==> indigo: inputs <==
## cordic
module cordic(clk, angle, sine, cosine);
  input clk;
  input signed [31:0] angle;  
  output signed [15:0] sine;  
  output signed [15:0] cosine;
  reg signed [15:0] x [0:12];
  reg signed [15:0] y [0:12];
  reg signed [31:0] z [0:12];
  parameter scaling_factor = 19896;  
  wire [1:0] sector;
  assign sector = angle[31:30];
  assign sine = y[12];
  assign cosine = x[12];
  wire signed [31:0] theta [0:12];
  assign theta [ 0] = 'h20000000;   
  assign theta [ 1] = 'h12E4051D;   
  assign theta [ 2] = 'h9FB385B;    
  assign theta [ 3] = 'h51111D4;    
  assign theta [ 4] = 'h28B0D43;    
  assign theta [ 5] = 'h145D7E1;    
  assign theta [ 6] = 'hA2F61E;     
  assign theta [ 7] = 'h517C55;     
  assign theta [ 8] = 'h28BE53;     
  assign theta [ 9] = 'h145F2E;     
  assign theta [10] = 'hA2F98;      
  assign theta [11] = 'h517CC;      
  assign theta [12] = 'h28BE6;      
  always @(posedge clk)
  begin 
    if (sector == 2'b00) begin
	  x[0] <= scaling_factor;
      y[0] <= 0;
      z[0] <= angle;      
    end
    else if  (sector == 2'b11) begin
	  x[0] <= scaling_factor;
      y[0] <= 0;
      z[0] <= angle;      
    end      
    else if (sector == 2'b01) begin
      x[0] <= -0;
      y[0] <= scaling_factor;
      z[0] <= {2'b00,angle[29:0]};      
    end
    else if (sector == 2'b10) begin
      x[0] <= 0;
      y[0] <= -scaling_factor;
      z[0] <= {2'b11,angle[29:0]};
    end
  end
  genvar i;
  generate
    for (i=0; i<13; i=i+1)
      begin
        wire sgn; 
	assign sgn = z[i][31];  
	wire signed [15:0] xnew, ynew;
        assign xnew = x[i] >>> i;  
        assign ynew = y[i] >>> i;
        always @(posedge clk)
          begin
            if (sgn==1)
              begin
  ...
clock: 4.74 ns
lec_check: 0
abc_area: 1
cap_margin: 20
core_aspect_ratio: 0.88
core_margin: 2
core_utilization: 58
cts_cluster_size: 57
gpl_routability_driven: 1
setup_slack_margin: 1.23
slew_margin: 5
run.sh (not shown) runs the stock make flow with config.mk's settings and CLKGATE_MAP_FILE=.
==> fjord: changes against indigo <==
- ABC_AREA: 1 -> default
- CORE_ASPECT_RATIO: 0.88 -> default
- CORE_UTILIZATION: 58 -> 40
- CTS_CLUSTER_SIZE: 57 -> default
- GPL_ROUTABILITY_DRIVEN: 1 -> default
- SETUP_SLACK_MARGIN: 1.23 -> default
- SLEW_MARGIN: 5 -> 20
==> flow/constraint.sdc (replaced) <==
create_clock -name core_clock -period 3.41 [get_ports {clk}]
set_input_delay 0.6820 -clock core_clock [delete_from_list [all_inputs] [get_ports {clk}]]
set_output_delay 0.6820 -clock core_clock [all_outputs]
set_load 0.01 [all_outputs]
==> tundra: changes against indigo <==
- CAP_MARGIN: 20 -> 10
- CELL_PAD_IN_SITES_DETAIL_PLACEMENT: default -> 2
- CELL_PAD_IN_SITES_GLOBAL_PLACEMENT: default -> 2
- CORE_ASPECT_RATIO: 0.88 -> 0.5
- CORE_UTILIZATION: 58 -> 40
- CTS_CLUSTER_SIZE: 57 -> 10
- GPL_ROUTABILITY_DRIVEN: 1 -> 0
- GPL_TIMING_DRIVEN: default -> 1
- HOLD_SLACK_MARGIN: default -> 0.19
- MAX_ROUTING_LAYER: default -> met5
- PLACE_DENSITY_LB_ADDON: default -> 0.19
- SETUP_SLACK_MARGIN: 1.23 -> default
- TNS_END_PERCENT: default -> 70
==> flow/constraint.sdc (replaced) <==
create_clock -name core_clock -period 3.5 [get_ports {clk}]
set_input_delay 0.7000 -clock core_clock [delete_from_list [all_inputs] [get_ports {clk}]]
set_output_delay 0.7000 -clock core_clock [all_outputs]
set_load 0.01 [all_outputs]
==> notes <==
Core utilization, lowest first: tundra, fjord, indigo. Of tundra and fjord, tundra has the higher design area (gap about 20%, measured against fjord). The lowest via count belongs to fjord, the highest to tundra. Sequential share of layout area: fjord > indigo > tundra. Die size: indigo < fjord < tundra. The lowest first-iteration DRC count belongs to fjord, the highest to indigo. Clock skew, lowest first: fjord, indigo, tundra.

---

==> 02-27: inputs <==
Starting RTL as in the previous note.
Design cordic, start of the top module:
module cordic(clk, angle, sine, cosine);
  input clk;
  input signed [31:0] angle;  
  output signed [15:0] sine;  
  output signed [15:0] cosine;
  reg signed [15:0] x [0:12];
  reg signed [15:0] y [0:12];
  reg signed [31:0] z [0:12];
  parameter scaling_factor = 19896;  
  wire [1:0] sector;
  assign sector = angle[31:30];
  assign sine = y[12];
  assign cosine = x[12];
  wire signed [31:0] theta [0:12];
  assign theta [ 0] = 'h20000000;   
  assign theta [ 1] = 'h12E4051D;   
  assign theta [ 2] = 'h9FB385B;    
  assign theta [ 3] = 'h51111D4;    
  assign theta [ 4] = 'h28B0D43;    
  assign theta [ 5] = 'h145D7E1;    
  assign theta [ 6] = 'hA2F61E;     
  assign theta [ 7] = 'h517C55;     
  assign theta [ 8] = 'h28BE53;     
  assign theta [ 9] = 'h145F2E;     
  assign theta [10] = 'hA2F98;      
  assign theta [11] = 'h517CC;      
  assign theta [12] = 'h28BE6;      
  always @(posedge clk)
  begin 
    if (sector == 2'b00) begin
	  x[0] <= scaling_factor;
      y[0] <= 0;
      z[0] <= angle;      
    end
    else if  (sector == 2'b11) begin
	  x[0] <= scaling_factor;
      y[0] <= 0;
      z[0] <= angle;      
    end      
    else if (sector == 2'b01) begin
      x[0] <= -0;
      y[0] <= scaling_factor;
  ...
clock: 3.5 ns
lec_check: 0
cap_margin: 20
core_margin: 2
core_utilization: 40
slew_margin: 20
==> 01-03 (differences from 02-27) <==
ABC_AREA = 0   (was default)
CORE_ASPECT_RATIO = 0.88   (was default)
CORE_UTILIZATION = 58   (was 40)
CTS_CLUSTER_SIZE = 57   (was default)
GPL_ROUTABILITY_DRIVEN = 1   (was default)
SETUP_SLACK_MARGIN = 1.23   (was default)
SLEW_MARGIN = 5   (was 20)
==> flow/constraint.sdc (replaced) <==
create_clock -name core_clock -period 4.74 [get_ports {clk}]
set_input_delay 0.9480 -clock core_clock [delete_from_list [all_inputs] [get_ports {clk}]]
set_output_delay 0.9480 -clock core_clock [all_outputs]
set_load 0.01 [all_outputs]
==> summary of the runs <==
- Clock skew: 01-03 is lower than 02-27 (11 ps).
- In synthesized area, 02-27 and 01-03 do not differ.
- In 01-03 the cell count is smaller than in 02-27, by about 8%.
- In 01-03 the maximum frequency is smaller than in 02-27, by 3.1%.
- In via count, 02-27 and 01-03 hardly differ.
==> figures <==
| quantity | 01-03 | 02-27 |
|---|---|---|
| DIE HEIGHT | 270 um | 345 um |
| Status | complete, no violations | complete, no violations |
| Average routed wire per standard cell | 14.9 um | 13.5 um |
| Slack of the worst reg-to-reg path | 1300 ps | 160 ps |
| Number of logic inverters in the finished layout | 285 | 283 |
| Total of cells resized after clock tree synthesis | 15 | 0 |
| Worst-Margin Slew | 1080 ps | 774 ps |
| Highest fanout seen on the critical path | 11 | 5 |
| Number of nets in the layout | 6,053 | 6,116 |
| Overall routing resource usage | 0.226 | 0.153 |
| Crit path largest cell delay | 480 ps | 440 ps |

---

==> inputs of exp/raven <==
Starting RTL as in the previous note.
## cordic
module cordic(clk, angle, sine, cosine);
  input clk;
  input signed [31:0] angle;  
  output signed [15:0] sine;  
  output signed [15:0] cosine;
  reg signed [15:0] x [0:12];
  reg signed [15:0] y [0:12];
  reg signed [31:0] z [0:12];
  parameter scaling_factor = 19896;  
  wire [1:0] sector;
  assign sector = angle[31:30];
  assign sine = y[12];
  assign cosine = x[12];
  wire signed [31:0] theta [0:12];
  assign theta [ 0] = 'h20000000;   
  assign theta [ 1] = 'h12E4051D;   
  assign theta [ 2] = 'h9FB385B;    
  assign theta [ 3] = 'h51111D4;    
  assign theta [ 4] = 'h28B0D43;    
  assign theta [ 5] = 'h145D7E1;    
  assign theta [ 6] = 'hA2F61E;     
  assign theta [ 7] = 'h517C55;     
  assign theta [ 8] = 'h28BE53;     
  assign theta [ 9] = 'h145F2E;     
  assign theta [10] = 'hA2F98;      
  assign theta [11] = 'h517CC;      
  assign theta [12] = 'h28BE6;      
  always @(posedge clk)
  begin 
    if (sector == 2'b00) begin
	  x[0] <= scaling_factor;
      y[0] <= 0;
      z[0] <= angle;      
    end
    else if  (sector == 2'b11) begin
	  x[0] <= scaling_factor;
      y[0] <= 0;
      z[0] <= angle;      
    end      
    else if (sector == 2'b01) begin
      x[0] <= -0;
      y[0] <= scaling_factor;
      z[0] <= {2'b00,angle[29:0]};      
    end
    else if (sector == 2'b10) begin
      x[0] <= 0;
      y[0] <= -scaling_factor;
      z[0] <= {2'b11,angle[29:0]};
    end
  end
  genvar i;
  generate
  ...
clock: 2.61 ns
lec_check: 0
cap_margin: 20
core_margin: 2
core_utilization: 57
setup_slack_margin: 0.72
slew_margin: 20
==> inputs of exp/umber, as changes to exp/raven <==
ABC_AREA = 1   (was default)
CORE_UTILIZATION = 72   (was 57)
CTS_CLUSTER_SIZE = 10   (was default)
PLACE_DENSITY = 0.42   (was default)
SETUP_SLACK_MARGIN = default   (was 0.72)
==> flow/constraint.sdc (replaced) <==
create_clock -name core_clock -period 2.59 [get_ports {clk}]
set_input_delay 0.5180 -clock core_clock [delete_from_list [all_inputs] [get_ports {clk}]]
set_output_delay 0.5180 -clock core_clock [all_outputs]
set_load 0.01 [all_outputs]
==> inputs of exp/violet, as changes to exp/raven <==
CAP_MARGIN = 10   (was 20)
CORE_UTILIZATION = 72   (was 57)
CTS_CLUSTER_DIAMETER = 147   (was default)
PLACE_DENSITY = 0.63   (was default)
SETUP_SLACK_MARGIN = 0.49   (was 0.72)
==> flow/constraint.sdc (replaced) <==
create_clock -name core_clock -period 3.43 [get_ports {clk}]
set_input_delay 0.6860 -clock core_clock [delete_from_list [all_inputs] [get_ports {clk}]]
set_output_delay 0.6860 -clock core_clock [all_outputs]
set_load 0.01 [all_outputs]
==> notes <==
exp/umber ran to the end with violations: setup timing. exp/raven completed, yet does not pass: setup timing. exp/violet ran to the end with violations: setup timing.
Between exp/violet and exp/raven, the lower die size is in exp/violet (gap about 20%, measured against exp/raven).
The lowest first-iteration DRC count belongs to exp/raven, the highest to exp/umber.
Clock-buffer cell count, highest first: exp/raven, exp/violet, exp/umber.
Via count, highest first: exp/umber, exp/violet, exp/raven.
